File: flow/run.sh
#!/bin/bash
# the make line also repeats each setting of config.mk as NAME=value (left out here)
make -C /OpenROAD-flow-scripts/flow DESIGN_CONFIG=/design/flow/config.mk WORK_HOME=/design/flow/orfs CLKGATE_MAP_FILE= finish
File: flow/config.mk
export PLATFORM = sky130hd
export DESIGN_NAME = CONV
export DESIGN_NICKNAME = CONV
export VERILOG_FILES = /design/flow/design.v
export SDC_FILE = /design/flow/constraint.sdc
export NUM_CORES = 4
export LEC_CHECK = 0
export CAP_MARGIN = 20
export CORE_ASPECT_RATIO = 0.9
export CORE_MARGIN = 8
export CORE_UTILIZATION = 58
export GPL_ROUTABILITY_DRIVEN = 1
export HOLD_SLACK_MARGIN = 0.3
export MAX_ROUTING_LAYER = met4
export PLACE_DENSITY = 0.51
export SETUP_SLACK_MARGIN = 0.3
export SLEW_MARGIN = 20
export TNS_END_PERCENT = 5
File: flow/constraint.sdc
create_clock -name core_clock -period 5.82 [get_ports {clk}]
set_input_delay 1.1640 -clock core_clock [delete_from_list [all_inputs] [get_ports {clk}]]
set_output_delay 1.1640 -clock core_clock [all_outputs]
set_load 0.01 [all_outputs]
File: flow/design.v
module CONV(
	input			clk,               
	input			reset,             
	output reg		busy,	            
	input			ready,	            
	output reg[11:0]	iaddr,            
	input signed[19:0]	idata,            
	output reg 	     cwr,              
	output reg[11:0] 	caddr_wr,         
	output reg[19:0] 	cdata_wr,         
	output reg	 crd,               
	output reg[11:0]	caddr_rd,         
	input	[19:0]		cdata_rd,         
	output reg[2:0] 	csel              
);
parameter signed bias = 40'h0013100000;    
parameter signed K0_0 = 20'h0A89E;         
parameter signed K0_1 = 20'h092D5;         
parameter signed K0_2 = 20'h06D43;         
parameter signed K0_3 = 20'h01004;         
parameter signed K0_4 = 20'hF8F71;         
parameter signed K0_5 = 20'hF6E54;         
parameter signed K0_6 = 20'hFA6D7;         
parameter signed K0_7 = 20'hFC834;         
parameter signed K0_8 = 20'hFAC19;         
parameter IDLE       = 3'd0;    
parameter READ_CONV  = 3'd1;    
parameter WRITE_L0   = 3'd2;    
parameter DELAY1     = 3'd3;    
parameter READ_L0    = 3'd4;    
parameter WRITE_L1   = 3'd5;    
parameter DELAY2     = 3'd6;    
parameter FINISH     = 3'd7;    
reg [5:0] x, y, L1_x, L1_y;             
reg [3:0] counter_kdata, counter_kaddr;   
reg [2:0] counter_layer1;	            
reg [2:0] current_state, next_state;    
reg signed [19:0] Kernel;               
reg signed [39:0] conv_sum;             
reg signed [19:0] idata_tmp;            
wire signed [39:0] data_conv;
wire signed [19:0] conv_result;
assign data_conv = Kernel * idata_tmp;              
assign conv_result[19:0] = conv_sum[35:16] + conv_sum[15];   
always@(*) begin
	case(counter_kdata)
		4'd1: Kernel = K0_0;
		4'd2: Kernel = K0_1;
		4'd3: Kernel = K0_2;
		4'd4: Kernel = K0_3;
		4'd5: Kernel = K0_4;
		4'd6: Kernel = K0_5;
		4'd7: Kernel = K0_6;
		4'd8: Kernel = K0_7;
		4'd9: Kernel = K0_8;
		default: Kernel = 0;
	endcase
end
always@(posedge clk or posedge reset) begin
	if(reset) 
		current_state <= IDLE;
	else 
		current_state <= next_state;
end
always @(*) begin
	case (current_state)
		IDLE:       next_state = (ready) ? READ_CONV : IDLE;
		READ_CONV:  next_state = (counter_kdata == 4'd10) ? WRITE_L0 : READ_CONV;  
		WRITE_L0:   next_state = DELAY1;
		DELAY1:     next_state = (x == 6'd0 && y == 6'd0) ? READ_L0 : READ_CONV;
		READ_L0:    next_state = (counter_layer1 == 3'd4) ? WRITE_L1 : READ_L0;
		WRITE_L1:   next_state = DELAY2;
		DELAY2:     next_state = (L1_x == 6'd0 && L1_y == 6'd0) ? FINISH : READ_L0;
		FINISH:     next_state = FINISH;
		default:    next_state = IDLE;
	endcase
end
always@(posedge clk or posedge reset) begin
	if(reset) begin 
		iaddr <= 12'd0;
	end else if(current_state == READ_CONV) begin 
		case(counter_kaddr)
			4'd0: iaddr <= (y-1)*64 + x-1;
			4'd1: iaddr <= (y-1)*64 + x;
			4'd2: iaddr <= (y-1)*64 + x+1;
			4'd3: iaddr <= y*64 + x-1;
			4'd4: iaddr <= y*64 + x;		 
			4'd5: iaddr <= y*64 + x+1;		
			4'd6: iaddr <= (y+1)*64 + x-1;
			4'd7: iaddr <= (y+1)*64 + x;
			4'd8: iaddr <= (y+1)*64 + x+1;
			default: iaddr <= iaddr;
		endcase
	end
end
always@(posedge clk or posedge reset) begin
	if(reset) 
		counter_kaddr <= 4'd0;
	else if(current_state == READ_CONV) 
		counter_kaddr <= counter_kaddr + 4'd1;
	else 
		counter_kaddr <= counter_kaddr;
end
always@(posedge clk or posedge reset) begin
	if(reset) 
		idata_tmp <= 0;
	else if(current_state == READ_CONV) begin
		case(counter_kdata)
			4'd0: idata_tmp <= (x == 0 || y == 0) ? 20'd0 : idata;
			4'd1: idata_tmp <= (y == 0) ? 20'd0 : idata;
			4'd2: idata_tmp <= (x == 63 || y == 0) ? 20'd0 : idata;
			4'd3: idata_tmp <= (x == 0) ? 20'd0 : idata;
			4'd4: idata_tmp <= idata;
			4'd5: idata_tmp <= (x == 63) ? 20'd0 : idata;
			4'd6: idata_tmp <= (x == 0 || y == 63) ? 20'd0 : idata;
			4'd7: idata_tmp <= (y == 63) ? 20'd0 : idata;
			4'd8: idata_tmp <= (x == 63 || y == 63) ? 20'd0 : idata;
			default: idata_tmp <= idata_tmp;
		endcase
	end 
end
always@(posedge clk or posedge reset) begin
	if(reset) 
		conv_sum <= 40'd0;
	else if(current_state == READ_CONV) begin
		if(counter_kdata == 0) 
			conv_sum <= 40'd0;
		else if(counter_kdata == 10)     
			conv_sum <= conv_sum + bias;
		else  
			conv_sum <= conv_sum + data_conv;  
	end
end
always@(posedge clk or posedge reset) begin
	if(reset) 
		busy <= 0;
	else if(ready) 
		busy <= 1; 
	else if(current_state == FINISH) 
		busy <= 0;
end
always@(posedge clk or posedge reset) begin
	if(reset) 
		cwr <= 1'd0;
	else if(current_state == WRITE_L0 || current_state == WRITE_L1)
		cwr <= 1'd1;
	else 
		cwr <= 1'd0;
end
always@(posedge clk or posedge reset) begin
	if(reset) 
		crd <= 1'd0;
	else if(current_state == READ_L0) 
		crd <= 1'd1;
	else 
		crd <= 1'd0;
end
always@(posedge clk or posedge reset) begin
	if(reset) 
		csel <= 3'b000;
	else if(current_state == WRITE_L0) 
		csel <= 3'b001;
	else if(current_state == WRITE_L1) 
		csel <= 3'b011;
	else if(current_state == READ_L0) 
		csel <= 3'b001;
	else 
		csel <= csel;
end
always@(posedge clk or posedge reset) begin
	if(reset) 
		caddr_rd <= 12'd0;
	else if(current_state == READ_L0) begin
		case(counter_layer1)
			3'd0: caddr_rd <= L1_y*64 + L1_x;
			3'd1: caddr_rd <= L1_y*64 + L1_x+1;
			3'd2: caddr_rd <= (L1_y+1)*64 + L1_x;
			3'd3: caddr_rd <= (L1_y+1)*64 + L1_x+1;
		endcase 
	end
end
always@(posedge clk or posedge reset) begin
	if(reset) 
		caddr_wr <= 0;
	else if(current_state == WRITE_L0)  
		caddr_wr <= y * 64 + x; 
	else if(current_state == WRITE_L1)  
		caddr_wr <= (L1_y/2) * 32 + (L1_x/2);  
end
reg signed [19:0] current_max;
always@(posedge clk or posedge reset) begin
	if(reset) begin
		cdata_wr <= 20'd0;
		current_max <= 20'd0; 
	end else begin
		case(current_state)
			WRITE_L0:  
				cdata_wr <= (conv_sum[39]) ? 20'd0 : conv_result;
			READ_L0: begin				
				if(counter_layer1 == 3'd1) begin	 
					current_max <= cdata_rd; 		 
				end else begin
					current_max <= (cdata_rd > current_max) ? cdata_rd : current_max;
				end
			end
			WRITE_L1: begin
				cdata_wr <= current_max;
				current_max <= 20'h00000;  
			end
			default: begin
			end
		endcase
	end
end
always@(posedge clk or posedge reset) begin
	if(reset) begin
		x <= 6'd0; 
		y <= 6'd0;
	end else if(current_state == WRITE_L0) begin
		if(x == 6'd63) begin  
			x <= 6'd0;
			y <= y + 6'd1;
		end else begin
			x <= x + 6'd1;
		end
	end
end
always@(posedge clk or posedge reset) begin
	if(reset) begin
		L1_x <= 6'd0; 
		L1_y <= 6'd0;
	end else if(current_state == WRITE_L1) begin
		if(L1_x == 6'd62) begin
			L1_x <= 0;
			L1_y <= L1_y + 2;
		end else begin
			L1_x <= L1_x + 2;
		end
	end
end
always@(posedge clk or posedge reset) begin
	if(reset) 
		counter_kdata <= 4'd0;
	else 
		counter_kdata <= counter_kaddr;
end
always@(posedge clk or posedge reset) begin
	if(reset) 
		counter_layer1 <= 0;
	else if(current_state == READ_L0) 
		counter_layer1 <= counter_layer1 + 3'd1;
	else 
		counter_layer1 <= 0;
end
endmodule
==> Flow_metrics.wiki, run 1 <==
=== Synthesis and place and route ===
{| class="wikitable"
! Metric !! Value
|-
| Flip-flop and latch count after synthesis || 182
|-
| Remaining max-slew budget at the tightest pin || 0.352
|-
| CTS hold repair buffers || 0
|-
| NetSw || 3.11 mW
|-
| DIE WIDTH || about 240 µm
|-
| Post-Place Setup Slack || -1.96 ns
|-
| Clock root buffer master || sky130_fd_sc_hd__clkbuf_16
|-
| Post-Route WL || 69300 µm
|-
| Cell area after layout || about 30000 µm²
|-
| Vias per std cell || 5.49
|-
| Primary flip-flop cell chosen by synthesis mapping || sky130_fd_sc_hd__dfrtp_1
|-
| Combined buffer and inverter count along the critical path || 10
|-
| Biggest area cells || sky130_fd_sc_hd__fa_1 (34%), sky130_fd_sc_hd__dfrtp_1 (17%), sky130_fd_sc_hd__inv_1 (9.5%), sky130_fd_sc_hd__ha_1 (8.5%), sky130_fd_sc_hd__nand2_1 (4.6%)
|-
| Slew @ Worst Pin || ~0.97 ns
|-
| RSZ-0062 raised after global routing || true
|-
| Count of input and output buffers || between 100 and 150
|-
| Fraction of synthesis flops using an asynchronous set or reset pin || 1.00
|-
| Unique cell types || around 76
|-
| Placement Rows || around 73
|-
| Capturing point of the worst reg2reg path || conv_sum[35]$_DFFE_PP0P_
|-
| Least setup slack across all paths after layout || -1.87 ns
|-
| Vertical die dimension || 216 µm
|-
| Total Power Consumption || 7.41 mW
|-
| Leakage Power || 15.6 nW
|-
| Proportion of power drawn by combinational gates || 0.593
|-
| Cell family with most CP delay || adder cells
|-
| Multiplexer share of the synthesized area || 0.0134
|-
| Final setup skew || 0.0167 ns
|-
| Result of the run || finished with violations
|-
| Hold path start || current_state[7]$_DFF_PP0_
|-
| Relative contribution of the clock network to total power || 0.184
|-
| Post-route ant nets || 0
|-
| Number of warnings in the stage logs || ~51
|-
| CP arrival || 8.04 ns
|-
| Hold Path Cell Cnt || 2
|-
| Simple-gate share of the synthesized area || 0.135
|-
| Reported combinational group power || 4.39 mW
|-
| Peak clock frequency supported by timing || around 130 MHz
|-
| R2r startpoint || counter_kdata[2]$_DFF_PP0_
|-
| Post-route fraction of the period consumed by the critical path || 1.32
|-
| DR top layer || met4
|-
| Number of failing setup endpoints in the final timing report || 32
|-
| Worst-case register-to-register setup slack || -1.87 ns
|-
| Number of cells produced by synthesis || 2857
|-
| VDD IR-drop max || approximately 0.35 mV
|-
| Worst-case hold path end point || current_state[7]$_DFF_PP0_
|-
| Number of levels the H-tree was split into || 4
|-
| Number of cells in Yosys stat || roughly 2900
|-
| Period minus WS final || 7.69 ns
|-
| WL met2 || 34400 µm
|-
| Met1 routed wirelength after detailed routing || 29300 µm
|-
| Combined global-route utilization of all metal layers || 0.286
|-
| Worst-case hold slack || 0.485 ns
|-
| Power density of the placed cells || roughly 240 nW/µm²
|-
| Hold/Removal Path Class || flip-flop to flip-flop
|-
| Synthesis warning total || 1
|-
| Chip area || 51700 µm²
|-
| Fin cells || around 3700
|-
| Cell type of the slowest stage on the worst timing path || sky130_fd_sc_hd__fa_1
|-
| XOR/XNOR Area Share || 0.0328
|-
| Mean routed wirelength per cell || 18.5 µm
|-
| Number of synthesized flops with an enable pin || 0
|-
| CORE AREA || 44100 µm²
|-
| Bufs on Longest Clock Path || 2
|-
| Register share after synthesis || 0.176
|-
| Synthesized area per cell || slightly above 9 µm²
|-
| Largest driver fanout on the critical path || 7
|-
| Aggregate global routing overflow || 0
|-
| Post-synthesis cell type with the largest combined area || sky130_fd_sc_hd__fa_1
|-
| Top Consumer || combinational logic
|-
| Clock sink total || about 180
|-
| # IOs || 105
|-
| R2R cell count || 30
|-
| Count of final max-slew check failures || 0
|-
| Total via count after detailed routing || 20600
|-
| Synth cell count leaders || sky130_fd_sc_hd__inv_1 (656), sky130_fd_sc_hd__fa_1 (435), sky130_fd_sc_hd__nand2_1 (320)
|-
| Number of buffers added by the clock tree synthesis step || 17
|-
| Internal power component || 4.30 mW
|-
| Detailed Place HPWL || 57300 µm
|-
| Clk pin slew, worst setup/hold paths || 0.08 ns
|-
| Area share, top type || 0.336
|-
| Number of global-route vias before repair || 21800
|-
| Area growth from synthesis to layout || 18.8%
|-
| NumNets Final || 3784
|-
| Switching share of total power || 0.420
|-
| Wire length of the first global-routing pass || 114000 µm
|-
| Endpoint class of the critical path || flip-flop
|-
| Largest non-sequential cell family by area || adder cells
|-
| Area of the multi-input gates || around 19000 µm²
|-
| First-pass DRT Iterations || 5
|-
| SO Faults || negative setup slack
|-
| Post-placement cell area || around 30000 µm²
|-
| Critical path depth in cells || 30
|-
| Launch point of the worst path || counter_kdata[2]$_DFF_PP0_
|-
| Chip area estimate from yosys synthesis || 25900 µm²
|-
| Number of DRC violations after detailed-routing iteration 0 || 1347
|-
| Number of antenna violations at the first check in global routing || 1
|-
| CP peak stage delay || 0.55 ns
|-
| Nets in the synthesized netlist || 3510
|-
| Weighted congestion reported at the end of routability-driven placement || 0.921
|-
| Largest net degree at the start of global routing || 119
|-
| Fin. Hold Viols || 0
|-
| Count leader, synth || sky130_fd_sc_hd__inv_1
|-
| Length of routed met3 wiring || 3600 µm
|-
| Clk power || 1.36 mW
|-
| Sequential group share of total power || 0.223
|-
| Number of fillers in the final layout || 3530
|-
| DR DRC count || 0
|-
| Clock tree from TritonCTS || done
|-
| Req. time, crit path || between 6 and 7 ns
|-
| Synthesized-area fraction occupied by adder cells || 0.421
|-
| Number of maximum-capacitance violations || 0
|-
| Post-Syn Area || approximately 26000 µm²
|-
| CP Launch Type || flip-flop
|-
| Crit path capture || conv_sum[35]$_DFFE_PP0P_
|-
| Initial Utilization || 0.587
|-
| Type of the setup path with the least slack || flip-flop to flip-flop
|-
| Seq group || 1.65 mW
|-
| Register area || approximately 4600 µm²
|-
| Clock network latency to the later pin of the worst-skew pair || 0.49 ns
|-
| Placed Instances || 3701
|-
| Complex Gates by Area || 0.106
|}
-- layer usage --
metal  vias to the layer above  track usage
li1                       9399            -
met1                     10500        0.367
met2                       564        0.466
met3                       119       0.0382
met4                         0       0.0996
met5                         -            -
-- timing repair --
item	4_1_cts	5_1_grt
gates resized	104	17
cloned	1	0
pin swaps	63	7
buffers inserted	9	1
setup endpoints to repair	35	35
-- layout make-up --
| type | instances | share of cell area |
|---|---|---|
| timing repair buffer | 404 | 0.114 |
| clock inverter | 14 | 0.00769 |
| sequential | 182 | 0.148 |
| clock buffer | 18 | 0.0143 |
| antenna | 1 | 0.0000813 |
| inverter | 656 | 0.0808 |
| multi-input combinational | 1870 | 0.610 |
| tap | 600 | 0.0244 |
-- through the flow --
step / setup TNS (ns) / utilization
3_5_place_dp: -48.30 / 0.670
2_1_floorplan: -89.38 / -
3_3_place_gp: -45.65 / 0.670
5_1_grt: -52.02 / 0.697
4_1_cts: -42.58 / 0.696
6_report: -43.33 / 0.697
==> inputs of run 2 (changes only) <==
- CORE_ASPECT_RATIO: 0.9 -> not set
- CORE_MARGIN: 8 -> 2
- CORE_UTILIZATION: 58 -> 70
- GPL_ROUTABILITY_DRIVEN: 1 -> not set
- HOLD_SLACK_MARGIN: 0.3 -> not set
- MAX_ROUTING_LAYER: met4 -> not set
- PLACE_DENSITY: 0.51 -> not set
- SETUP_SLACK_MARGIN: 0.3 -> 1.26
- TNS_END_PERCENT: 5 -> not set
- clock period: 5.82 -> 4.35 ns (I/O delays scaled with it)
==> Flow_metrics.wiki, run 2 <==
=== Synthesis and place and route ===
{| class="wikitable"
! Metric !! Value
|-
| Result of the run || finished with violations (unchanged)
|-
| SO Faults || negative setup slack (unchanged)
|-
| CP peak stage delay || 0.69 ns (was 0.55 ns)
|-
| Largest net degree at the start of global routing || 72 (was 119)
|-
| Aggregate global routing overflow || 0 (unchanged)
|-
| Power density of the placed cells || 346 nW/µm² (was 241 nW/µm²)
|-
| Seq group || 2.25 mW (was 1.65 mW)
|-
| Hold Path Cell Cnt || 2 (unchanged)
|-
| Synth cell count leaders || sky130_fd_sc_hd__inv_1 (656), sky130_fd_sc_hd__fa_1 (435), sky130_fd_sc_hd__nand2_1 (320) (unchanged)
|-
| Sequential group share of total power || 0.203 (was 0.223)
|-
| Period minus WS final || 8.81 ns (was 7.69 ns)
|-
| Post-Route WL || 96800 µm (was 69300 µm)
|-
| Cell type of the slowest stage on the worst timing path || sky130_fd_sc_hd__fa_1 (unchanged)
|-
| Fraction of synthesis flops using an asynchronous set or reset pin || 1.00 (unchanged)
|-
| Most prevalent standard cell on the critical path || sky130_fd_sc_hd__fa_1
|-
| Final setup skew || 0.0174 ns (was 0.0167 ns)
|-
| NetSw || 5.06 mW (was 3.11 mW)
|-
| Complex Gates by Area || 0.106 (unchanged)
|-
| Wire length of the first global-routing pass || 121000 µm (was 114000 µm)
|-
| Initial Utilization || 0.709 (was 0.587)
|-
| Worst-case register-to-register setup slack || -4.46 ns (was -1.87 ns)
|-
| XOR/XNOR Area Share || 0.0328 (unchanged)
|-
| Largest non-sequential cell family by area || adder cells (unchanged)
|-
| Type of the setup path with the least slack || flip-flop to flip-flop (unchanged)
|-
| Number of levels the H-tree was split into || 4 (unchanged)
|-
| Number of synthesized flops with an enable pin || 0 (unchanged)
|-
| Synthesized-area fraction occupied by adder cells || 0.421 (unchanged)
|-
| Synthesis warning total || 1 (unchanged)
|-
| Number of warnings in the stage logs || 52 (was 51)
|-
| Crit path capture || conv_sum[34]$_DFFE_PP0P_ (was conv_sum[35]$_DFFE_PP0P_)
|-
| Relative contribution of the clock network to total power || 0.151 (was 0.184)
|-
| Top Consumer || combinational logic (unchanged)
|-
| Slew @ Worst Pin || 0.970 ns (about the same)
|-
| Area of the multi-input gates || 19600 µm² (was 18800 µm²)
|-
| Critical path depth in cells || 32 (was 30)
|-
| Leakage Power || 16.1 nW (was 15.6 nW)
|-
| Unique cell types || 76 (unchanged)
|-
| Total via count after detailed routing || 24400 (was 20600)
|-
| Number of global-route vias before repair || 24000 (was 21800)
|-
| Detailed Place HPWL || 56500 µm (was 57300 µm)
|-
| Internal power component || 6.06 mW (was 4.30 mW)
|-
| Req. time, crit path || 4.69 ns (was 6.17 ns)
|-
| Area growth from synthesis to layout || 24.1% (was 18.8%)
|-
| VDD IR-drop max || 0.440 mV (was 0.346 mV)
|-
| Combined global-route utilization of all metal layers || 0.405 (was 0.286)
|-
| Chip area estimate from yosys synthesis || 25900 µm² (unchanged)
|-
| Flip-flop and latch count after synthesis || 182 (unchanged)
|-
| Number of DRC violations after detailed-routing iteration 0 || 3720 (was 1347)
|-
| Weighted congestion reported at the end of routability-driven placement || 0.910 (was 0.921)
|-
| Vertical die dimension || 196 µm (was 216 µm)
|-
| R2r startpoint || counter_kdata[1]$_DFF_PP0_ (was counter_kdata[2]$_DFF_PP0_)
|-
| Hold/Removal Path Class || flip-flop to flip-flop (unchanged)
|-
| Fin. Hold Viols || 0 (unchanged)
|-
| R2R cell count || 32 (was 30)
|-
| CP arrival || 9.15 ns (was 8.04 ns)
|-
| Vias per std cell || 6.56 (was 5.49)
|-
| Clock sink total || 182 (unchanged)
|-
| Synthesized area per cell || 9.07 µm² (unchanged)
|-
| Worst-case hold slack || 0.497 ns (was 0.485 ns)
|-
| CTS hold repair buffers || 0 (unchanged)
|-
| CP Launch Type || flip-flop (unchanged)
|-
| Placement Rows || 70 (was 73)
|-
| Count of final max-slew check failures || 0 (unchanged)
|-
| Cell family with most CP delay || adder cells (unchanged)
|-
| First-pass DRT Iterations || 10 (was 5)
|-
| Largest driver fanout on the critical path || 4 (was 7)
|-
| Register share after synthesis || 0.176 (unchanged)
|-
| Area share, top type || 0.336 (unchanged)
|-
| Switching share of total power || 0.455 (was 0.420)
|-
| DIE WIDTH || 196 µm (was 239 µm)
|-
| Clock tree from TritonCTS || done (unchanged)
|-
| Bufs on Longest Clock Path || 2 (unchanged)
|-
| RSZ-0062 raised after global routing || true (unchanged)
|-
| Combined buffer and inverter count along the critical path || 11 (was 10)
|-
| Simple-gate share of the synthesized area || 0.135 (unchanged)
|-
| Capturing point of the worst reg2reg path || conv_sum[34]$_DFFE_PP0P_ (was conv_sum[35]$_DFFE_PP0P_)
|-
| Number of maximum-capacitance violations || 0 (unchanged)
|-
| Post-route ant nets || 0 (unchanged)
|-
| NumNets Final || 3857 (was 3784)
|-
| Endpoint class of the critical path || flip-flop (unchanged)
|-
| Count of input and output buffers || 103 (unchanged)
|-
| Remaining max-slew budget at the tightest pin || 0.352 (about the same)
|-
| TNS Setup || -128.02 ns (was -43.33 ns)
|-
| Multiplexer share of the synthesized area || 0.0134 (unchanged)
|-
| Register area || 4560 µm² (unchanged)
|-
| Reported combinational group power || 7.18 mW (was 4.39 mW)
|-
| Peak clock frequency supported by timing || 114 MHz (was 130 MHz)
|-
| Number of fillers in the final layout || 1576 (was 3530)
|-
| Nets in the synthesized netlist || 3510 (unchanged)
|-
| Post-synthesis cell type with the largest combined area || sky130_fd_sc_hd__fa_1 (unchanged)
|-
| Chip area || 38600 µm² (was 51700 µm²)
|-
| Number of cells produced by synthesis || 2857 (unchanged)
|-
| CORE AREA || 36500 µm² (was 44100 µm²)
|-
| Hold path start || caddr_rd[8]$_DFFE_PP0P_ (was current_state[7]$_DFF_PP0_)
|-
| Number of failing setup endpoints in the final timing report || 36 (was 32)
|-
| Number of antenna violations at the first check in global routing || 22 (was 1)
|-
| Least setup slack across all paths after layout || -4.46 ns (was -1.87 ns)
|-
| Proportion of power drawn by combinational gates || 0.646 (was 0.593)
|-
| Clock network latency to the later pin of the worst-skew pair || 0.48 ns (was 0.49 ns)
|-
| Post-Syn Area || 25900 µm² (unchanged)
|-
| Number of cells in Yosys stat || 2857 (unchanged)
|-
| Biggest area cells || sky130_fd_sc_hd__fa_1 (34%), sky130_fd_sc_hd__dfrtp_1 (17%), sky130_fd_sc_hd__inv_1 (9.5%), sky130_fd_sc_hd__ha_1 (8.5%), sky130_fd_sc_hd__nand2_1 (4.6%) (unchanged)
|-
| # IOs || 105 (unchanged)
|-
| Count leader, synth || sky130_fd_sc_hd__inv_1 (unchanged)
|-
| Clock root buffer master || sky130_fd_sc_hd__clkbuf_16 (unchanged)
|-
| Number of buffers added by the clock tree synthesis step || 17 (unchanged)
|-
| Worst-case hold path end point || caddr_rd[8]$_DFFE_PP0P_ (was current_state[7]$_DFF_PP0_)
|-
| DR DRC count || 0 (unchanged)
|-
| Clk pin slew, worst setup/hold paths || 0.08 ns (about the same)
|-
| Launch point of the worst path || counter_kdata[1]$_DFF_PP0_ (was counter_kdata[2]$_DFF_PP0_)
|-
| Post-route fraction of the period consumed by the critical path || 2.03 (was 1.32)
|-
| Mean routed wirelength per cell || 26.1 µm (was 18.5 µm)
|-
| Clk power || 1.68 mW (was 1.36 mW)
|-
| Primary flip-flop cell chosen by synthesis mapping || sky130_fd_sc_hd__dfrtp_1 (unchanged)
|}
[run 2: area by class of cell]
class	instances	share of cell area
Antenna cell	32	0.00249
Clock buffer	18	0.0133
Clock inverter	14	0.00584
Inverter	656	0.0771
Multi-Input combinational cell	1870	0.610
Sequential cell	182	0.142
Tap cell	468	0.0182
Timing Repair Buffer	477	0.131
[run 2: timing repair]
action | CTS | global route
pin swaps | 62 | 119
cloned | 2 | 1
endpoints found under the setup margin | 60 | 64
gates resized | 136 | 198
buffers inserted | 26 | 42
[run 2: layer usage]
metal  routed length (µm)  vias to the layer above  global-route usage
met5                  593                        -                   0
met4                 9870                       28               0.226
met3                14200                      944              0.0686
met2                43000                     2151               0.696
met1                29200                    11700               0.488
li1                     -                     9594                   -
[run 2: metrics by stage]
step / cells / power (mW) / utilization / instance area (µm²) / worst slack (ns)
detailed placement: 3582 / 8.06 / 0.808 / 29500 / -3.47
CTS: 3642 / 9.98 / 0.844 / 30800 / -3.24
floorplan: 2857 / 5.75 / - / 26100 / -3.34
global route: 3714 / 11.7 / 0.880 / 32100 / -4.83
finish: 3717 / 11.1 / 0.880 / 32200 / -4.46
global placement: 3582 / 7.79 / 0.808 / 29500 / -3.24
==> inputs of run 3 (changes only) <==
- CORE_ASPECT_RATIO: not set -> 0.61
- CORE_MARGIN: 2 -> 7
- CORE_UTILIZATION: 70 -> 52
- MIN_ROUTING_LAYER: not set -> met1
- SETUP_SLACK_MARGIN: 1.26 -> 1.47
- TNS_END_PERCENT: not set -> 85
- clock period: 4.35 -> 10.6 ns (I/O delays scaled with it)
==> Flow_metrics.wiki, run 3 <==
=== Synthesis and place and route ===
{| class="wikitable"
! Metric !! Value
|-
| Result of the run || no timing/DRC/antenna violations (was finished with violations)
|-
| Number of antenna violations at the first check in global routing || 1 (was 22)
|-
| Number of levels the H-tree was split into || 4 (unchanged)
|-
| Final setup skew || 0.0157 ns (was 0.0174 ns)
|-
| Synthesized area per cell || 9.07 µm² (unchanged)
|-
| Number of warnings in the stage logs || 47 (was 52)
|-
| CP Launch Type || flip-flop (unchanged)
|-
| Length of routed met3 wiring || 5220 µm (was 14200 µm)
|-
| Period minus WS final || 8.66 ns (was 8.81 ns)
|-
| Detailed Place HPWL || 58800 µm (was 56500 µm)
|-
| Wire length of the first global-routing pass || 115000 µm (was 121000 µm)
|-
| Critical path depth in cells || 27 (was 32)
|-
| Initial Utilization || 0.530 (was 0.709)
|-
| Area growth from synthesis to layout || 8.71% (was 24.1%)
|-
| Number of maximum-capacitance violations || 0 (unchanged)
|-
| Post-Place Setup Slack || 1.38 ns (was -3.47 ns)
|-
| Number of buffers added by the clock tree synthesis step || 17 (unchanged)
|-
| Count of final max-slew check failures || 0 (unchanged)
|-
| Capturing point of the worst reg2reg path || conv_sum[35]$_DFFE_PP0P_ (was conv_sum[34]$_DFFE_PP0P_)
|-
| R2R cell count || 27 (was 32)
|-
| Number of DRC violations after detailed-routing iteration 0 || 1478 (was 3720)
|-
| Most prevalent standard cell on the critical path || sky130_fd_sc_hd__fa_1 (unchanged)
|-
| Proportion of power drawn by combinational gates || 0.538 (was 0.646)
|-
| WL met2 || 30100 µm (was 43000 µm)
|-
| Hold Path Cell Cnt || 2 (unchanged)
|-
| Placement Rows || 63 (was 70)
|-
| Post-synthesis cell type with the largest combined area || sky130_fd_sc_hd__fa_1 (unchanged)
|-
| Number of failing setup endpoints in the final timing report || 0 (was 36)
|-
| Req. time, crit path || 10.93 ns (was 4.69 ns)
|-
| Total Power Consumption || 3.60 mW (was 11.1 mW)
|-
| Clock root buffer master || sky130_fd_sc_hd__clkbuf_16 (unchanged)
|-
| Relative contribution of the clock network to total power || 0.191 (was 0.151)
|-
| TNS Setup || 0 ns (was -128.02 ns)
|-
| Endpoint class of the critical path || flip-flop (unchanged)
|-
| R2r startpoint || counter_kdata[0]$_DFF_PP0_ (was counter_kdata[1]$_DFF_PP0_)
|-
| Clk power || 0.688 mW (was 1.68 mW)
|-
| Switching share of total power || 0.455 (about the same)
|-
| Vertical die dimension || 188 µm (was 196 µm)
|-
| First-pass DRT Iterations || 6 (was 10)
|-
| Weighted congestion reported at the end of routability-driven placement || 0.922 (was 0.910)
|-
| Flip-flop and latch count after synthesis || 182 (unchanged)
|-
| CTS hold repair buffers || 0 (unchanged)
|-
| Post-Syn Area || 25900 µm² (unchanged)
|-
| XOR/XNOR Area Share || 0.0328 (unchanged)
|-
| Clk pin slew, worst setup/hold paths || 0.08 ns (about the same)
|-
| CP arrival || 8.99 ns (was 9.15 ns)
|-
| DR DRC count || 0 (unchanged)
|-
| Launch point of the worst path || counter_kdata[0]$_DFF_PP0_ (was counter_kdata[1]$_DFF_PP0_)
|-
| Cell type of the slowest stage on the worst timing path || sky130_fd_sc_hd__o21ai_2 (was sky130_fd_sc_hd__fa_1)
|-
| Largest driver fanout on the critical path || 20 (was 4)
|-
| CORE AREA || 48900 µm² (was 36500 µm²)
|-
| Number of cells in Yosys stat || 2857 (unchanged)
|-
| Post-placement cell area || 27500 µm² (was 29500 µm²)
|-
| Vias per std cell || 5.53 (was 6.56)
|-
| Combined global-route utilization of all metal layers || 0.258 (was 0.405)
|-
| NetSw || 1.64 mW (was 5.06 mW)
|-
| Hold/Removal Path Class || flip-flop to flip-flop (unchanged)
|-
| Cell area after layout || 28200 µm² (was 32200 µm²)
|-
| CP peak stage delay || 0.86 ns (was 0.69 ns)
|-
| Biggest area cells || sky130_fd_sc_hd__fa_1 (34%), sky130_fd_sc_hd__dfrtp_1 (17%), sky130_fd_sc_hd__inv_1 (9.5%), sky130_fd_sc_hd__ha_1 (8.5%), sky130_fd_sc_hd__nand2_1 (4.6%) (unchanged)
|-
| Mean routed wirelength per cell || 20.2 µm (was 26.1 µm)
|-
| Nets in the synthesized netlist || 3510 (unchanged)
|-
| Worst-case hold path end point || current_state[7]$_DFF_PP0_ (was caddr_rd[8]$_DFFE_PP0P_)
|-
| Cell family with most CP delay || adder cells (unchanged)
|-
| Simple-gate share of the synthesized area || 0.135 (unchanged)
|-
| Worst-case register-to-register setup slack || 1.94 ns (was -4.46 ns)
|-
| Internal power component || 1.96 mW (was 6.06 mW)
|-
| Number of synthesized flops with an enable pin || 0 (unchanged)
|-
| Top Consumer || combinational logic (unchanged)
|-
| DIE WIDTH || 300 µm (was 196 µm)
|-
| Type of the setup path with the least slack || flip-flop to flip-flop (unchanged)
|-
| Post-Route WL || 71400 µm (was 96800 µm)
|-
| Register share after synthesis || 0.176 (unchanged)
|-
| Post-route ant nets || 0 (unchanged)
|-
| Synthesis warning total || 1 (unchanged)
|-
| Slew @ Worst Pin || 1.10 ns (was 0.970 ns)
|-
| Post-route fraction of the period consumed by the critical path || 0.817 (was 2.03)
|-
| Clock network latency to the later pin of the worst-skew pair || 0.47 ns (was 0.48 ns)
|-
| Clock sink total || 182 (unchanged)
|-
| Power density of the placed cells || 128 nW/µm² (was 346 nW/µm²)
|-
| Synthesized-area fraction occupied by adder cells || 0.421 (unchanged)
|-
| Clock tree from TritonCTS || done (unchanged)
|-
| DR top layer || met5 (unchanged)
|-
| Count leader, synth || sky130_fd_sc_hd__inv_1 (unchanged)
|-
| Seq group || 0.975 mW (was 2.25 mW)
|-
| Total via count after detailed routing || 19500 (was 24400)
|-
| Least setup slack across all paths after layout || 1.94 ns (was -4.46 ns)
|-
| Combined buffer and inverter count along the critical path || 5 (was 11)
|-
| Bufs on Longest Clock Path || 2 (unchanged)
|-
| Leakage Power || 14.2 nW (was 16.1 nW)
|-
| Hold path start || current_state[7]$_DFF_PP0_ (was caddr_rd[8]$_DFFE_PP0P_)
|-
| Largest net degree at the start of global routing || 117 (was 72)
|-
| Unique cell types || 76 (unchanged)
|-
| Number of cells produced by synthesis || 2857 (unchanged)
|-
| Largest non-sequential cell family by area || adder cells (unchanged)
|-
| Fraction of synthesis flops using an asynchronous set or reset pin || 1.00 (unchanged)
|-
| Count of input and output buffers || 103 (unchanged)
|-
| # IOs || 105 (unchanged)
|-
| Chip area estimate from yosys synthesis || 25900 µm² (unchanged)
|-
| Sequential group share of total power || 0.271 (was 0.203)
|-
| Reported combinational group power || 1.93 mW (was 7.18 mW)
|-
| Multiplexer share of the synthesized area || 0.0134 (unchanged)
|-
| Number of global-route vias before repair || 20200 (was 24000)
|-
| Chip area || 56500 µm² (was 38600 µm²)
|-
| Synth cell count leaders || sky130_fd_sc_hd__inv_1 (656), sky130_fd_sc_hd__fa_1 (435), sky130_fd_sc_hd__nand2_1 (320) (unchanged)
|-
| Complex Gates by Area || 0.106 (unchanged)
|-
| VDD IR-drop max || 0.161 mV (was 0.440 mV)
|-
| Area share, top type || 0.336 (unchanged)
|-
| Met1 routed wirelength after detailed routing || 35000 µm (was 29200 µm)
|-
| Primary flip-flop cell chosen by synthesis mapping || sky130_fd_sc_hd__dfrtp_1 (unchanged)
|-
| Remaining max-slew budget at the tightest pin || 0.268 (was 0.352)
|-
| Aggregate global routing overflow || 0 (unchanged)
|-
| Crit path capture || conv_sum[35]$_DFFE_PP0P_ (was conv_sum[34]$_DFFE_PP0P_)
|-
| Peak clock frequency supported by timing || 116 MHz (was 114 MHz)
|-
| NumNets Final || 3524 (was 3857)
|-
| Fin. Hold Viols || 0 (unchanged)
|-
| RSZ-0062 raised after global routing || false (was true)
|}
-- run 3: routing by layer --
metal	GRT usage	vias up
li1	-	8876
met1	0.403	9965
met2	0.370	622
met3	0.0559	74
met4	0.0468	2
met5	0	-
-- run 3: repair_timing --
| item | CTS | global route |
|---|---|---|
| setup buffers | 0 | 2 |
| gates resized | 1 | 10 |
| endpoints found under the setup margin | 4 | 15 |
-- run 3: cell type report --
| cell class | count | area (µm²) |
|---|---|---|
| Clock buffer | 19 | 443 |
| Timing Repair Buffer | 144 | 1340 |
| Multi-Input combinational cell | 1870 | 18400 |
| Inverter | 656 | 2480 |
| Sequential cell | 182 | 4560 |
| Clock inverter | 13 | 161 |
| Fill cell | 4374 | 20700 |
| Antenna cell | 1 | 2.50 |
| Tap cell | 650 | 813 |
-- run 3: per-stage QoR --
step | hold slack [ns] | util | std cells
global placement | 0.447 | 0.563 | 3500
floorplan | 0.352 | - | 2857
CTS | 0.479 | 0.575 | 3532
detailed placement | 0.461 | 0.563 | 3500
finish | 0.475 | 0.576 | 3535
global route | 0.507 | 0.576 | 3534
==> inputs of run 4 (changes only) <==
- CORE_ASPECT_RATIO: 0.61 -> not set
- CORE_MARGIN: 7 -> 2
- CORE_UTILIZATION: 52 -> 72
- CTS_CLUSTER_DIAMETER: not set -> 400
- CTS_CLUSTER_SIZE: not set -> 100
- MIN_ROUTING_LAYER: met1 -> not set
- SETUP_SLACK_MARGIN: 1.47 -> not set
- TNS_END_PERCENT: 85 -> not set
- clock period: 10.6 -> 5.66 ns (I/O delays scaled with it)
==> Flow_metrics.wiki, run 4 <==
== Flow metrics ==
{| class="wikitable"
! Metric !! Value
|-
| Result of the run || stopped before the end (was no timing/DRC/antenna violations)
|-
| Stage reached || 5_1_grt
|-
| # IOs || 105 (unchanged)
|-
| Flip-flop and latch count after synthesis || 182 (unchanged)
|-
| Count leader, synth || sky130_fd_sc_hd__inv_1 (unchanged)
|-
| CORE AREA || 35500 µm² (was 48900 µm²)
|-
| Chip area || 37500 µm² (was 56500 µm²)
|-
| Primary flip-flop cell chosen by synthesis mapping || sky130_fd_sc_hd__dfrtp_1 (unchanged)
|-
| Chip area estimate from yosys synthesis || 25900 µm² (unchanged)
|-
| Complex Gates by Area || 0.106 (unchanged)
|-
| Detailed Place HPWL || 55300 µm (was 58800 µm)
|-
| DIE WIDTH || 194 µm (was 300 µm)
|-
| Clock root buffer master || sky130_fd_sc_hd__clkbuf_16 (unchanged)
|-
| Synthesized-area fraction occupied by adder cells || 0.421 (unchanged)
|-
| Post-Syn Area || 25900 µm² (unchanged)
|-
| XOR/XNOR Area Share || 0.0328 (unchanged)
|-
| Post-Place Setup Slack || -2.22 ns (was 1.38 ns)
|-
| Area share, top type || 0.336 (unchanged)
|-
| Placement Rows || 69 (was 63)
|-
| Number of cells in Yosys stat || 2857 (unchanged)
|-
| Post-synthesis cell type with the largest combined area || sky130_fd_sc_hd__fa_1 (unchanged)
|-
| Synthesis warning total || 1 (unchanged)
|-
| Initial Utilization || 0.730 (was 0.530)
|-
| Synthesized area per cell || 9.07 µm² (unchanged)
|-
| Multiplexer share of the synthesized area || 0.0134 (unchanged)
|-
| Number of cells produced by synthesis || 2857 (unchanged)
|-
| Number of buffers added by the clock tree synthesis step || 17 (unchanged)
|-
| Count of input and output buffers || 103 (unchanged)
|-
| Simple-gate share of the synthesized area || 0.135 (unchanged)
|-
| Biggest area cells || sky130_fd_sc_hd__fa_1 (34%), sky130_fd_sc_hd__dfrtp_1 (17%), sky130_fd_sc_hd__inv_1 (9.5%), sky130_fd_sc_hd__ha_1 (8.5%), sky130_fd_sc_hd__nand2_1 (4.6%) (unchanged)
|-
| Unique cell types || 76 (unchanged)
|-
| Clock sink total || 182 (unchanged)
|-
| Nets in the synthesized netlist || 3510 (unchanged)
|-
| Bufs on Longest Clock Path || 2 (unchanged)
|-
| Register share after synthesis || 0.176 (unchanged)
|-
| Largest non-sequential cell family by area || adder cells (unchanged)
|-
| Fraction of synthesis flops using an asynchronous set or reset pin || 1.00 (unchanged)
|-
| Vertical die dimension || 194 µm (was 188 µm)
|-
| Number of levels the H-tree was split into || 4 (unchanged)
|-
| Number of synthesized flops with an enable pin || 0 (unchanged)
|-
| Weighted congestion reported at the end of routability-driven placement || 0.909 (was 0.922)
|-
| Synth cell count leaders || sky130_fd_sc_hd__inv_1 (656), sky130_fd_sc_hd__fa_1 (435), sky130_fd_sc_hd__nand2_1 (320) (unchanged)
|}
## run 4: per-stage QoR
step                instances  cell area (µm²)
CTS                      3639            31400
floorplan                2857            26100
global placement         3558            29300
detailed placement       3558            29300
## run 4: what timing repair did
action / in CTS
gates resized: 245
gates cloned: 1
setup buffers: 49
hold endpoints to repair: 0
pin swaps: 164
setup endpoints to repair: 34
hold buffers: 0
==> inputs of run 5 (changes only) <==
- CAP_MARGIN: 20 -> 5
- CORE_UTILIZATION: 72 -> 40
- CTS_CLUSTER_DIAMETER: 400 -> 354
- CTS_CLUSTER_SIZE: 100 -> not set
- GPL_TIMING_DRIVEN: not set -> 0
- HOLD_SLACK_MARGIN: not set -> -0.02
- MAX_ROUTING_LAYER: not set -> met5
- PLACE_DENSITY_LB_ADDON: not set -> 0.19
- clock period: 5.66 -> 4.9 ns (I/O delays scaled with it)
==> Flow_metrics.wiki, run 5 <==
=== Synthesis and place and route ===
{| class="wikitable"
! Metric !! Value
|-
| Result of the run || finished with violations (was stopped before the end)
|-
| SO Faults || negative setup slack
|-
| Wire length of the first global-routing pass || 124000 µm
|-
| Placement Rows || 93 (was 69)
|-
| Clk power || 1.54 mW
|-
| Hold path start || current_state[1]$_DFF_PP0_
|-
| Number of cells in Yosys stat || 2857 (unchanged)
|-
| Seq group || 2.00 mW
|-
| CORE AREA || 64200 µm² (was 35500 µm²)
|-
| Number of cells produced by synthesis || 2857 (unchanged)
|-
| Largest net degree at the start of global routing || 35
|-
| Simple-gate share of the synthesized area || 0.135 (unchanged)
|-
| Cell area after layout || approximately 31000 µm²
|-
| Synth cell count leaders || sky130_fd_sc_hd__inv_1 (656), sky130_fd_sc_hd__fa_1 (435), sky130_fd_sc_hd__nand2_1 (320) (unchanged)
|-
| Post-Syn Area || 25900 µm² (unchanged)
|-
| Launch point of the worst path || counter_kdata[1]$_DFF_PP0_
|-
| Synthesized-area fraction occupied by adder cells || 0.421 (unchanged)
|-
| Total via count after detailed routing || 20700
|-
| NumNets Final || 3751
|-
| R2R cell count || 31
|-
| Bufs on Longest Clock Path || 2 (unchanged)
|-
| Unique cell types || 76 (unchanged)
|-
| DR DRC count || 0
|-
| Peak clock frequency supported by timing || 126 MHz
|-
| Mean routed wirelength per cell || 19.9 µm
|-
| Power density of the placed cells || 278 nW/µm²
|-
| Internal power component || 4.76 mW
|-
| Clock root buffer master || sky130_fd_sc_hd__clkbuf_16 (unchanged)
|-
| Proportion of power drawn by combinational gates || 0.594
|-
| Worst-case hold slack || roughly 0.37 ns
|-
| Final setup skew || 0.0228 ns
|-
| Clock sink total || 182 (unchanged)
|-
| Largest driver fanout on the critical path || 5
|-
| Remaining max-slew budget at the tightest pin || 0.330
|-
| Fraction of synthesis flops using an asynchronous set or reset pin || 1.00 (unchanged)
|-
| DIE WIDTH || 258 µm (was 194 µm)
|-
| Final Util || 0.489
|-
| # IOs || 105 (unchanged)
|-
| First-pass DRT Iterations || 6
|-
| Cell type of the slowest stage on the worst timing path || sky130_fd_sc_hd__fa_1
|-
| Number of maximum-capacitance violations || 0
|-
| Post-Place Setup Slack || -4.06 ns (was -2.22 ns)
|-
| Primary flip-flop cell chosen by synthesis mapping || sky130_fd_sc_hd__dfrtp_1 (unchanged)
|-
| Detailed Place HPWL || 61300 µm (was 55300 µm)
|-
| Hold Path Cell Cnt || 0
|-
| Register share after synthesis || 0.176 (unchanged)
|-
| Post-synthesis cell type with the largest combined area || sky130_fd_sc_hd__fa_1 (unchanged)
|-
| RSZ-0062 raised after global routing || true
|-
| Number of buffers added by the clock tree synthesis step || 17 (unchanged)
|-
| Number of warnings in the stage logs || 47
|-
| Type of the setup path with the least slack || flip-flop to flip-flop
|-
| Multiplexer share of the synthesized area || 0.0134 (unchanged)
|-
| Vias per std cell || around 5.2
|-
| Post-placement cell area || 28300 µm² (was 29300 µm²)
|-
| Complex Gates by Area || 0.106 (unchanged)
|-
| Combined global-route utilization of all metal layers || 0.245
|-
| Post-Route WL || roughly 79000 µm
|-
| Worst-case register-to-register setup slack || -3.03 ns
|-
| Number of synthesized flops with an enable pin || 0 (unchanged)
|-
| Number of levels the H-tree was split into || 4 (unchanged)
|-
| CP Launch Type || flip-flop
|-
| VDD IR-drop max || 0.251 mV
|-
| R2r startpoint || counter_kdata[1]$_DFF_PP0_
|-
| Top Consumer || combinational logic
|-
| Count of final max-slew check failures || 0
|-
| Count leader, synth || sky130_fd_sc_hd__inv_1 (unchanged)
|-
| Reported combinational group power || between 5 and 6 mW
|-
| Aggregate global routing overflow || 0
|-
| Area growth from synthesis to layout || 21.2%
|-
| Chip area || 66800 µm² (was 37500 µm²)
|-
| CP peak stage delay || 0.55 ns
|-
| Switching share of total power || 0.455
|-
| Post-route ant nets || 0
|-
| Number of failing setup endpoints in the final timing report || 35
|-
| Nets in the synthesized netlist || 3510 (unchanged)
|-
| Clk pin slew, worst setup/hold paths || 0.09 ns
|-
| Hold/Removal Path Class || flip-flop to flip-flop
|-
| Number of antenna violations at the first check in global routing || 3
|-
| NetSw || 3.97 mW
|-
| Relative contribution of the clock network to total power || 0.177
|-
| Post-route fraction of the period consumed by the critical path || 1.62
|-
| Chip area estimate from yosys synthesis || 25900 µm² (unchanged)
|-
| Biggest area cells || sky130_fd_sc_hd__fa_1 (34%), sky130_fd_sc_hd__dfrtp_1 (17%), sky130_fd_sc_hd__inv_1 (9.5%), sky130_fd_sc_hd__ha_1 (8.5%), sky130_fd_sc_hd__nand2_1 (4.6%) (unchanged)
|-
| Endpoint class of the critical path || flip-flop
|-
| XOR/XNOR Area Share || 0.0328 (unchanged)
|-
| Slew @ Worst Pin || 0.995 ns
|-
| Count of input and output buffers || 103 (unchanged)
|-
| Area share, top type || 0.336 (unchanged)
|-
| Crit path capture || conv_sum[34]$_DFFE_PP0P_
|-
| Capturing point of the worst reg2reg path || conv_sum[34]$_DFFE_PP0P_
|-
| Synthesized area per cell || 9.07 µm² (unchanged)
|-
| Largest non-sequential cell family by area || adder cells (unchanged)
|-
| Synthesis warning total || 1 (unchanged)
|-
| Clock network latency to the later pin of the worst-skew pair || 0.51 ns
|-
| Vertical die dimension || 258 µm (was 194 µm)
|-
| Initial Utilization || 0.403 (was 0.730)
|-
| Flip-flop and latch count after synthesis || 182 (unchanged)
|-
| Sequential group share of total power || 0.229
|-
| Worst-case hold path end point || crd$_DFF_PP0_
|-
| Clock tree from TritonCTS || done
|-
| Req. time, crit path || 5.25 ns
|-
| Number of global-route vias before repair || 22100
|-
| Cell family with most CP delay || adder cells
|-
| Most prevalent standard cell on the critical path || sky130_fd_sc_hd__fa_1
|-
| Combined buffer and inverter count along the critical path || 10
|-
| Period minus WS final || 7.93 ns
|-
| Least setup slack across all paths after layout || -3.03 ns
|-
| Weighted congestion reported at the end of routability-driven placement || 0.903 (was 0.909)
|-
| Number of DRC violations after detailed-routing iteration 0 || 1321
|-
| Critical path depth in cells || 31
|-
| Fin. Hold Viols || 0
|-
| Leakage Power || 15.2 nW
|-
| CP arrival || between 8 and 9 ns
|}
run 5: repair_timing:
item,in CTS,in global routing
resized,259,100
pin swaps,90,69
hold buffers,0,0
setup buffers,89,28
endpoints found under the setup margin,36,35
gates cloned,5,0
endpoints found under the hold margin,0,0
run 5: cell type report:
type                            count  area (µm²)
Fill cell                        6115       32800
Multi-Input combinational cell   1871       19400
Sequential cell                   182        4560
Inverter                          656        2490
Timing Repair Buffer              228        2280
Tap cell                          855        1070
Buffer                            141         920
Clock buffer                       17         425
Clock inverter                     15         204
Timing Repair inverter              1        7.51
Antenna cell                        3        7.51
run 5: per-stage QoR:
stage                     total power, mW  instances  TNS, ns
final                                8.72       3969   -78.14
after global routing                 9.45       3966   -85.67
after CTS                            8.39       3942   -73.07
after detailed placement             6.39       3821  -104.96
after global placement               6.33       3815  -127.57
after floorplan                      5.10       2857   -62.33
run 5: metal layers:
layer	track usage	vias up	wire [µm]
met1	0.312	10700	32400
met4	0.0904	0	2960
met3	0.0396	152	3690
met5	0	-	0
met2	0.420	539	40100
li1	-	9329	-
==> inputs of run 6 (changes only) <==
- CAP_MARGIN: 5 -> 20
- CORE_UTILIZATION: 40 -> 72
- CTS_CLUSTER_DIAMETER: 354 -> 120
- CTS_CLUSTER_SIZE: not set -> 98
- GPL_TIMING_DRIVEN: 0 -> not set
- HOLD_SLACK_MARGIN: -0.02 -> not set
- MAX_ROUTING_LAYER: met5 -> not set
- PLACE_DENSITY_LB_ADDON: 0.19 -> not set
- SETUP_SLACK_MARGIN: not set -> -0.54
- clock period: 4.9 -> 5.43 ns (I/O delays scaled with it)
==> Flow_metrics.wiki, run 6 <==
== Flow metrics ==
{| class="wikitable"
! Metric !! Value
|-
| Error Message || [ERROR GRT-0232] Routing congestion too high. Check the congestion heatmap in the GUI.
|-
| # IOs || 105 (unchanged)
|-
| Clock root buffer master || sky130_fd_sc_hd__clkbuf_16 (unchanged)
|-
| CTS hold repair buffers || 0 (unchanged)
|-
| CORE AREA || 35500 µm² (was 64200 µm²)
|-
| Area share, top type || 0.336 (unchanged)
|-
| Synthesis warning total || 1 (unchanged)
|-
| Multiplexer share of the synthesized area || 0.0134 (unchanged)
|-
| XOR/XNOR Area Share || 0.0328 (unchanged)
|-
| Number of buffers added by the clock tree synthesis step || 17 (unchanged)
|-
| Biggest area cells || sky130_fd_sc_hd__fa_1 (34%), sky130_fd_sc_hd__dfrtp_1 (17%), sky130_fd_sc_hd__inv_1 (9.5%), sky130_fd_sc_hd__ha_1 (8.5%), sky130_fd_sc_hd__nand2_1 (4.6%) (unchanged)
|-
| Stage reached || 5_1_grt
|-
| Vertical die dimension || 194 µm (was 258 µm)
|-
| Aggregate global routing overflow || 96
|-
| DIE WIDTH || 194 µm (was 258 µm)
|-
| Primary flip-flop cell chosen by synthesis mapping || sky130_fd_sc_hd__dfrtp_1 (unchanged)
|-
| Bufs on Longest Clock Path || 2 (unchanged)
|-
| Chip area estimate from yosys synthesis || 25900 µm² (unchanged)
|-
| Fraction of synthesis flops using an asynchronous set or reset pin || 1.00 (unchanged)
|-
| Count of input and output buffers || 103 (unchanged)
|-
| Unique cell types || 76 (unchanged)
|-
| Number of cells in Yosys stat || 2857 (unchanged)
|-
| Post-Syn Area || 25900 µm² (unchanged)
|-
| Detailed Place HPWL || 57800 µm (was 61300 µm)
|-
| Flip-flop and latch count after synthesis || 182 (unchanged)
|-
| Synthesized-area fraction occupied by adder cells || 0.421 (unchanged)
|-
| Clock sink total || 182 (unchanged)
|-
| Complex Gates by Area || 0.106 (unchanged)
|-
| Post-Place Setup Slack || -2.40 ns (was -4.06 ns)
|-
| Largest non-sequential cell family by area || adder cells (unchanged)
|-
| Register share after synthesis || 0.176 (unchanged)
|-
| Post-synthesis cell type with the largest combined area || sky130_fd_sc_hd__fa_1 (unchanged)
|-
| Synthesized area per cell || 9.07 µm² (unchanged)
|-
| Number of levels the H-tree was split into || 4 (unchanged)
|-
| Simple-gate share of the synthesized area || 0.135 (unchanged)
|-
| Combined global-route utilization of all metal layers || 0.768
|-
| Nets in the synthesized netlist || 3510 (unchanged)
|-
| Number of cells produced by synthesis || 2857 (unchanged)
|-
| Weighted congestion reported at the end of routability-driven placement || 0.922 (was 0.903)
|-
| Result of the run || stopped before the end (was finished with violations)
|-
| Placed Instances || 3562 (was 3821)
|-
| Initial Utilization || 0.730 (was 0.403)
|-
| Synth cell count leaders || sky130_fd_sc_hd__inv_1 (656), sky130_fd_sc_hd__fa_1 (435), sky130_fd_sc_hd__nand2_1 (320) (unchanged)
|-
| Number of synthesized flops with an enable pin || 0 (unchanged)
|-
| Placement Rows || 69 (was 93)
|-
| Count leader, synth || sky130_fd_sc_hd__inv_1 (unchanged)
|-
| Chip area || 37500 µm² (was 66800 µm²)
|}
[run 6: metrics by stage]
step | hold WS, ns | instance area (µm²) | power [mW] | setup TNS (ns)
detailed placement | 0.463 | 29300 | 6.49 | -61.17
CTS | 0.480 | 31200 | 8.07 | -54.97
global placement | 0.460 | 29300 | 6.20 | -54.77
floorplan | 0.352 | 26100 | 4.59 | -45.64
[run 6: layer usage]
metal  GRT overflow  global-route usage
met1              3               0.781
met2             41               0.913
met3              2               0.631
met4             50               0.723
met5              0               0.460
[run 6: repair_timing]
| action | 4_1_cts |
|---|---|
| cloned | 1 |
| resized | 221 |
| setup buffers | 52 |
| pin swaps | 117 |
| endpoints found under the setup margin | 32 |
==> inputs of run 7 (changes only) <==
- CTS_CLUSTER_DIAMETER: 120 -> 391
- CTS_CLUSTER_SIZE: 98 -> 97
- SETUP_SLACK_MARGIN: -0.54 -> not set
- clock period: 5.43 -> 6.32 ns (I/O delays scaled with it)
==> Flow_metrics.wiki, run 7 <==
== Flow metrics ==
{| class="wikitable"
! Metric !! Value
|-
| Chip area estimate from yosys synthesis || 25900 µm² (unchanged)
|-
| CORE AREA || 35500 µm² (unchanged)
|-
| Synthesized area per cell || 9.07 µm² (unchanged)
|-
| Count of input and output buffers || 103 (unchanged)
|-
| Simple-gate share of the synthesized area || 0.135 (unchanged)
|-
| # IOs || 105 (unchanged)
|-
| Number of cells produced by synthesis || 2857 (unchanged)
|-
| Placement Rows || 69 (unchanged)
|-
| Synthesis warning total || 1 (unchanged)
|-
| Chip area || 37500 µm² (unchanged)
|-
| Synthesized-area fraction occupied by adder cells || 0.421 (unchanged)
|-
| Result of the run || stopped before the end (unchanged)
|-
| Clock sink total || 182 (unchanged)
|-
| Bufs on Longest Clock Path || 2 (unchanged)
|-
| Weighted congestion reported at the end of routability-driven placement || 0.932 (was 0.922)
|-
| Complex Gates by Area || 0.106 (unchanged)
|-
| Post-Syn Area || 25900 µm² (unchanged)
|-
| Clock root buffer master || sky130_fd_sc_hd__clkbuf_16 (unchanged)
|-
| XOR/XNOR Area Share || 0.0328 (unchanged)
|-
| Flip-flop and latch count after synthesis || 182 (unchanged)
|-
| Synth cell count leaders || sky130_fd_sc_hd__inv_1 (656), sky130_fd_sc_hd__fa_1 (435), sky130_fd_sc_hd__nand2_1 (320) (unchanged)
|-
| Stage reached || 5_1_grt (unchanged)
|-
| Multiplexer share of the synthesized area || 0.0134 (unchanged)
|-
| Post-synthesis cell type with the largest combined area || sky130_fd_sc_hd__fa_1 (unchanged)
|-
| Detailed Place HPWL || 54900 µm (was 57800 µm)
|-
| Number of buffers added by the clock tree synthesis step || 17 (unchanged)
|-
| Vertical die dimension || 194 µm (unchanged)
|-
| Biggest area cells || sky130_fd_sc_hd__fa_1 (34%), sky130_fd_sc_hd__dfrtp_1 (17%), sky130_fd_sc_hd__inv_1 (9.5%), sky130_fd_sc_hd__ha_1 (8.5%), sky130_fd_sc_hd__nand2_1 (4.6%) (unchanged)
|-
| Fraction of synthesis flops using an asynchronous set or reset pin || 1.00 (unchanged)
|-
| Area share, top type || 0.336 (unchanged)
|-
| DIE WIDTH || 194 µm (unchanged)
|-
| Unique cell types || 76 (unchanged)
|-
| Register share after synthesis || 0.176 (unchanged)
|-
| Number of cells in Yosys stat || 2857 (unchanged)
|-
| Primary flip-flop cell chosen by synthesis mapping || sky130_fd_sc_hd__dfrtp_1 (unchanged)
|-
| CTS hold repair buffers || 0 (unchanged)
|-
| Post-placement cell area || 29200 µm² (was 29300 µm²)
|-
| Number of levels the H-tree was split into || 4 (unchanged)
|-
| Count leader, synth || sky130_fd_sc_hd__inv_1 (unchanged)
|-
| Initial Utilization || 0.730 (unchanged)
|-
| Nets in the synthesized netlist || 3510 (unchanged)
|-
| Number of synthesized flops with an enable pin || 0 (unchanged)
|-
| Largest non-sequential cell family by area || adder cells (unchanged)
|}
-- run 7: what timing repair did --
| action | in CTS |
|---|---|
| setup buffers | 35 |
| pin swaps | 112 |
| gates cloned | 3 |
| resized | 192 |
| endpoints found under the setup margin | 32 |
-- run 7: through the flow --
stage	std cells	power [mW]	setup WS (ns)	hold WS, ns	TNS, ns
4_1_cts	3616	6.84	-1.18	0.482	-24.14
3_5_place_dp	3546	5.44	-1.42	0.461	-30.12
2_1_floorplan	2857	3.94	-1.37	0.352	-20.09
3_3_place_gp	3546	5.26	-1.26	0.458	-25.70
==> inputs of run 8 (changes only) <==
- CORE_ASPECT_RATIO: not set -> 0.9
- CTS_CLUSTER_DIAMETER: 391 -> not set
- CTS_CLUSTER_SIZE: 97 -> 73
- GPL_ROUTABILITY_DRIVEN: not set -> 1
- HOLD_SLACK_MARGIN: not set -> 0.29
- MAX_ROUTING_LAYER: not set -> met4
- PLACE_DENSITY_LB_ADDON: not set -> 0.01
- SETUP_SLACK_MARGIN: not set -> 1.32
- TNS_END_PERCENT: not set -> 5
- clock period: 6.32 -> 4.42 ns (I/O delays scaled with it)
==> Flow_metrics.wiki, run 8 <==
=== Synthesis and place and route ===
{| class="wikitable"
! Metric !! Value
|-
| Result of the run || finished with violations (was stopped before the end)
|-
| SO Faults || negative setup slack
|-
| Synth cell count leaders || sky130_fd_sc_hd__inv_1 (656), sky130_fd_sc_hd__fa_1 (435), sky130_fd_sc_hd__nand2_1 (320) (unchanged)
|-
| Simple-gate share of the synthesized area || 0.135 (unchanged)
|-
| M1 GR Usage || 0.544
|-
| Count of final max-slew check failures || 0
|-
| Highest-utilization routing layer at the global route stage || met2
|-
| Leakage Power || 15.7 nW
|-
| Slew @ Worst Pin || 1.29 ns
|-
| Total Power Consumption || roughly 10 mW
|-
| Final Util || 0.880
|-
| Count of input and output buffers || 103 (unchanged)
|-
| Largest driver fanout on the critical path || 6
|-
| Number of cells produced by synthesis || 2857 (unchanged)
|-
| Critical path depth in cells || 33
|-
| Reported combinational group power || 6.50 mW
|-
| Fin. Hold Viols || 0
|-
| Remaining max-slew budget at the tightest pin || 0.132
|-
| Bufs on Longest Clock Path || 2 (unchanged)
|-
| Cell family with most CP delay || adder cells
|-
| Register share after synthesis || 0.176 (unchanged)
|-
| Flip-flop and latch count after synthesis || 182 (unchanged)
|-
| Sequential group share of total power || 0.211
|-
| Primary flip-flop cell chosen by synthesis mapping || sky130_fd_sc_hd__dfrtp_1 (unchanged)
|-
| Post-Place Setup Slack || -3.45 ns (was -1.42 ns)
|-
| Worst-case hold path end point || csel[0]$_DFFE_PP0P_
|-
| Number of levels the H-tree was split into || 4 (unchanged)
|-
| Type of the setup path with the least slack || flip-flop to flip-flop
|-
| Clock root buffer master || sky130_fd_sc_hd__clkbuf_16 (unchanged)
|-
| NetSw || 4.57 mW
|-
| Clock sink total || 182 (unchanged)
|-
| RSZ-0062 raised after global routing || true
|-
| Unique cell types || 76 (unchanged)
|-
| CP arrival || 9.02 ns
|-
| Power density of the placed cells || roughly 330 nW/µm²
|-
| Post-route fraction of the period consumed by the critical path || 1.97
|-
| Largest non-sequential cell family by area || adder cells (unchanged)
|-
| Hold Path Cell Cnt || 1
|-
| Capturing point of the worst reg2reg path || conv_sum[35]$_DFFE_PP0P_
|-
| Cell type of the slowest stage on the worst timing path || sky130_fd_sc_hd__nor3_1
|-
| DIE WIDTH || 204 µm (was 194 µm)
|-
| Switching share of total power || 0.442
|-
| NumNets Final || 3797
|-
| Biggest area cells || sky130_fd_sc_hd__fa_1 (34%), sky130_fd_sc_hd__dfrtp_1 (17%), sky130_fd_sc_hd__inv_1 (9.5%), sky130_fd_sc_hd__ha_1 (8.5%), sky130_fd_sc_hd__nand2_1 (4.6%) (unchanged)
|-
| Post-Route WL || 86800 µm
|-
| Crit path capture || conv_sum[35]$_DFFE_PP0P_
|-
| Fraction of synthesis flops using an asynchronous set or reset pin || 1.00 (unchanged)
|-
| Clk pin slew, worst setup/hold paths || 0.08 ns
|-
| Number of warnings in the stage logs || 49
|-
| Number of global-route vias before repair || 23700
|-
| Clk power || around 1.7 mW
|-
| Multiplexer share of the synthesized area || 0.0134 (unchanged)
|-
| Placement Rows || 65 (was 69)
|-
| Chip area estimate from yosys synthesis || 25900 µm² (unchanged)
|-
| Placed Instances || 3564 (was 3546)
|-
| CP peak stage delay || 0.98 ns
|-
| CTS hold repair buffers || 0 (unchanged)
|-
| VDD IR-drop max || 0.374 mV
|-
| Proportion of power drawn by combinational gates || 0.628
|-
| Req. time, crit path || 4.73 ns
|-
| Number of synthesized flops with an enable pin || 0 (unchanged)
|-
| CORE AREA || 35300 µm² (was 35500 µm²)
|-
| Number of cells in Yosys stat || 2857 (unchanged)
|-
| Relative contribution of the clock network to total power || 0.161
|-
| Most prevalent standard cell on the critical path || sky130_fd_sc_hd__fa_1
|-
| Least setup slack across all paths after layout || -4.29 ns
|-
| DR DRC count || 0
|-
| Fin cells || 3634
|-
| GR Layer Usage met2 || 0.701
|-
| Peak clock frequency supported by timing || about 110 MHz
|-
| R2R cell count || 33
|-
| CP Launch Type || flip-flop
|-
| Largest net degree at the start of global routing || 123
|-
| Weighted congestion reported at the end of routability-driven placement || 0.970 (was 0.932)
|-
| Wire length of the first global-routing pass || approximately 120000 µm
|-
| Initial Utilization || 0.734 (was 0.730)
|-
| Synthesized-area fraction occupied by adder cells || 0.421 (unchanged)
|-
| Combined global-route utilization of all metal layers || 0.441
|-
| R2r startpoint || counter_kdata[0]$_DFF_PP0_
|-
| Count leader, synth || sky130_fd_sc_hd__inv_1 (unchanged)
|-
| Vertical die dimension || 184 µm (was 194 µm)
|-
| Top Consumer || combinational logic
|-
| Seq group || 2.18 mW
|-
| Complex Gates by Area || 0.106 (unchanged)
|-
| Launch point of the worst path || counter_kdata[0]$_DFF_PP0_
|-
| Final setup skew || between 0.015 and 0.02 ns
|-
| Number of DRC violations after detailed-routing iteration 0 || 3151
|-
| Synthesized area per cell || 9.07 µm² (unchanged)
|-
| # IOs || 105 (unchanged)
|-
| First-pass DRT Iterations || 6
|-
| Period minus WS final || 8.71 ns
|-
| Chip area || 37500 µm² (about the same)
|-
| Area of the multi-input gates || 19200 µm²
|-
| Number of maximum-capacitance violations || 0
|-
| Hold path start || csel[0]$_DFFE_PP0P_
|-
| Number of failing setup endpoints in the final timing report || 36
|-
| Nets in the synthesized netlist || 3510 (unchanged)
|-
| Register area || 4560 µm²
|-
| Internal power component || 5.78 mW
|-
| Detailed Place HPWL || 57800 µm (was 54900 µm)
|-
| Mean routed wirelength per cell || ~24 µm
|-
| Worst-case register-to-register setup slack || -4.29 ns
|-
| Combined buffer and inverter count along the critical path || 11
|-
| Clock network latency to the later pin of the worst-skew pair || around 0.48 ns
|-
| Area share, top type || 0.336 (unchanged)
|-
| Synthesis warning total || 1 (unchanged)
|-
| Post-route ant nets || 0
|-
| Area growth from synthesis to layout || 19.9%
|-
| Worst-case hold slack || 0.487 ns
|-
| Clock tree from TritonCTS || done
|-
| Number of antenna violations at the first check in global routing || 7
|-
| Aggregate global routing overflow || 0
|-
| Routing usage on met3 || 0.0954
|-
| Vias per std cell || 6.44
|-
| Number of fillers in the final layout || 1588
|-
| Post-Syn Area || 25900 µm² (unchanged)
|-
| XOR/XNOR Area Share || 0.0328 (unchanged)
|-
| Hold/Removal Path Class || flip-flop to flip-flop
|-
| Total via count after detailed routing || roughly 23000
|-
| Post-synthesis cell type with the largest combined area || sky130_fd_sc_hd__fa_1 (unchanged)
|-
| Number of buffers added by the clock tree synthesis step || 17 (unchanged)
|-
| Endpoint class of the critical path || flip-flop
|}
[run 8: area by class of cell]
class | instances | share of cell area
multi-input cells | 1870 | 0.617
flip-flops and latches | 182 | 0.147
repair buffers | 417 | 0.117
inverters | 656 | 0.0800
well taps | 469 | 0.0189
clock buffers | 19 | 0.0143
clock inverters | 13 | 0.00528
diodes | 8 | 0.000644
[run 8: repair_timing]
| item | 4_1_cts | 5_1_grt |
|---|---|---|
| endpoints found under the setup margin | 61 | 69 |
| gates cloned | 1 | 1 |
| pin swaps | 57 | 66 |
| endpoints found under the hold margin | 0 | 0 |
| resized | 84 | 137 |
| setup buffers | 15 | 13 |
[run 8: routing by layer]
metal	up-vias	wire length, µm
li1	9428	-
met1	11400	28800
met2	1857	40200
met3	697	10800
met4	0	6930
met5	-	0
[run 8: per-stage QoR]
step / area, µm² / setup TNS, ns
after global routing: 31100 / -118.48
final: 31100 / -112.98
after global placement: 29200 / -92.03
after floorplan: 26000 / -339.39
after detailed placement: 29200 / -98.66
after CTS: 30300 / -90.54
Power is estimated from default activity; no workload was simulated.
